==> exp/sierra <==
==> flow/design.v (excerpt) <==
module LASER (
	input CLK,
	input RST,
	input [3:0] X,
	input [3:0] Y,
	output reg [3:0] C1X,
	output reg [3:0] C1Y,
	output reg [3:0] C2X,
	output reg [3:0] C2Y,
	output DONE
);
Settings: LEC_CHECK=0, ABC_AREA=0, CAP_MARGIN=30, CELL_PAD_IN_SITES_GLOBAL_PLACEMENT=3, CORE_ASPECT_RATIO=0.54, CORE_MARGIN=9, CORE_UTILIZATION=46, CTS_CLUSTER_DIAMETER=112, GPL_ROUTABILITY_DRIVEN=0, MAX_ROUTING_LAYER=met4, MIN_ROUTING_LAYER=met2, SETUP_SLACK_MARGIN=1.38, SLEW_MARGIN=5, TNS_END_PERCENT=95; clock period 6.84 ns.
run.sh (not shown) runs the stock make flow with config.mk's settings and CLKGATE_MAP_FILE=.
==> exp/juniper (differences from exp/sierra) <==
==> flow/config.mk (replaced) <==
export PLATFORM = sky130hd
export DESIGN_NAME = LASER
export DESIGN_NICKNAME = LASER
export VERILOG_FILES = /design/flow/design.v
export SDC_FILE = /design/flow/constraint.sdc
export NUM_CORES = 4
export LEC_CHECK = 0
export ABC_AREA = 0
export CAP_MARGIN = 20
export CELL_PAD_IN_SITES_DETAIL_PLACEMENT = 0
export CORE_MARGIN = 2
export CORE_UTILIZATION = 72
export CTS_CLUSTER_DIAMETER = 56
export CTS_CLUSTER_SIZE = 40
export MAX_ROUTING_LAYER = met5
export PLACE_DENSITY_LB_ADDON = 0.0
export SETUP_SLACK_MARGIN = 0.59
export SLEW_MARGIN = 20
==> flow/constraint.sdc (replaced) <==
create_clock -name core_clock -period 4.88 [get_ports {CLK}]
set_input_delay 0.9760 -clock core_clock [delete_from_list [all_inputs] [get_ports {CLK}]]
set_output_delay 0.9760 -clock core_clock [all_outputs]
set_load 0.01 [all_outputs]
==> summary of the runs <==
exp/sierra died in 5_1_grt (GRT-0116). exp/juniper reached the layout checks and failed them: negative setup slack.
In synthesized cell count, exp/juniper and exp/sierra do not differ.
In synthesized area, exp/sierra and exp/juniper do not differ.
Between exp/juniper and exp/sierra, the lower die size is in exp/juniper (gap 44%, measured against exp/sierra).
==> figures <==
item	exp/sierra	exp/juniper
DP Cell Count	2,522	2,268
Chip footprint	52,900 um^2	29,900 um^2
Placeable core area	43,700 um^2	27,900 um^2
Setup bufs post-CTS	22	28
Hpwl dp	54.3 mm	43.6 mm
Chip Height	173 um	173 um
Horiz. Die Dim	305 um	173 um
Number of H-tree levels	2	1
Number of resized instances in the post-cts repair step	80	45
Total number of placement rows	56	61
Init Core Util	46.9%	73.4%
Worst-case setup slack after placement	-1.81 ns	-3.67 ns
Number of buffers created by CTS	37	27
Status	aborted with a tool error	failed layout checks
Stage where the flow stopped	5_1_grt	-
Layout check failures	-	negative setup slack
DP Area	24,000 um^2	23,200 um^2

---

==> run F <==
Starting RTL as in the previous note.
clock: 8.78 ns
lec_check: 0
cap_margin: 20
core_margin: 2
core_utilization: 40
setup_slack_margin: 2.52
slew_margin: 20
==> run Z (differences from run F) <==
--- a/flow/config.mk
+++ b/flow/config.mk
@@ -6,7 +6,12 @@
 export NUM_CORES = 4
 export LEC_CHECK = 0
+export ABC_AREA = 0
 export CAP_MARGIN = 20
+export CELL_PAD_IN_SITES_DETAIL_PLACEMENT = 0
 export CORE_MARGIN = 2
-export CORE_UTILIZATION = 40
-export SETUP_SLACK_MARGIN = 2.52
+export CORE_UTILIZATION = 72
+export CTS_CLUSTER_SIZE = 40
+export MAX_ROUTING_LAYER = met5
+export PLACE_DENSITY_LB_ADDON = 0.0
+export SETUP_SLACK_MARGIN = 0.78
 export SLEW_MARGIN = 20
==> flow/constraint.sdc (replaced) <==
create_clock -name core_clock -period 8.25 [get_ports {CLK}]
set_input_delay 1.6500 -clock core_clock [delete_from_list [all_inputs] [get_ports {CLK}]]
set_output_delay 1.6500 -clock core_clock [all_outputs]
set_load 0.01 [all_outputs]
==> run B (differences from run F) <==
--- a/flow/config.mk
+++ b/flow/config.mk
@@ -8,5 +8,4 @@
 export CAP_MARGIN = 20
 export CORE_MARGIN = 2
-export CORE_UTILIZATION = 40
-export SETUP_SLACK_MARGIN = 2.52
+export CORE_UTILIZATION = 59
 export SLEW_MARGIN = 20
==> comparison <==
In run B the final cell count is larger than in run Z, by 0.48%. The highest die area belongs to run F, the lowest to run Z. Run Z ran to the end with violations: setup timing. Run B produced a clean layout. Run F produced a clean layout. Clock-buffer cell count: run B > run Z > run F. In flip-flop count, run F and run B do not differ.

---

==> build 74: inputs <==
LASER again, from the RTL that the note above started with.
==> flow/design.v (excerpt) <==
module LASER (
	input CLK,
	input RST,
	input [3:0] X,
	input [3:0] Y,
	output reg [3:0] C1X,
	output reg [3:0] C1Y,
	output reg [3:0] C2X,
	output reg [3:0] C2Y,
	output DONE
);
clock: 9.0 ns
lec_check: 0
cap_margin: 20
cell_pad_in_sites_detail_placement: 1
cell_pad_in_sites_global_placement: 2
core_margin: 7
core_utilization: 40
hold_slack_margin: -0.09
min_routing_layer: met2
place_density: 0.36
slew_margin: 5
==> trial 56 (differences from build 74) <==
==> flow/config.mk (replaced) <==
export PLATFORM = sky130hd
export DESIGN_NAME = LASER
export DESIGN_NICKNAME = LASER
export VERILOG_FILES = /design/flow/design.v
export SDC_FILE = /design/flow/constraint.sdc
export NUM_CORES = 4
export LEC_CHECK = 0
export CAP_MARGIN = 20
export CORE_MARGIN = 2
export CORE_UTILIZATION = 72
export CTS_CLUSTER_DIAMETER = 58
export CTS_CLUSTER_SIZE = 35
export PLACE_DENSITY_LB_ADDON = 0.0
export SETUP_SLACK_MARGIN = 0.97
export SLEW_MARGIN = 20
==> flow/constraint.sdc (replaced) <==
create_clock -name core_clock -period 7.62 [get_ports {CLK}]
set_input_delay 1.5240 -clock core_clock [delete_from_list [all_inputs] [get_ports {CLK}]]
set_output_delay 1.5240 -clock core_clock [all_outputs]
set_load 0.01 [all_outputs]
==> results <==
Build 74 finished clean. Trial 56 finished but failed the layout checks on setup timing. In trial 56 the register-to-register slack is lower than in build 74, by 1.1 ns. Of trial 56 and build 74, build 74 has the higher count of clock-buffer cells in the layout (gap 26). Between build 74 and trial 56, the lower die size is in trial 56 (gap about 90%, measured against trial 56). Utilization: build 74 is lower than trial 56 (41 points). Against trial 56, the critical path depth of build 74 is lower by 1.
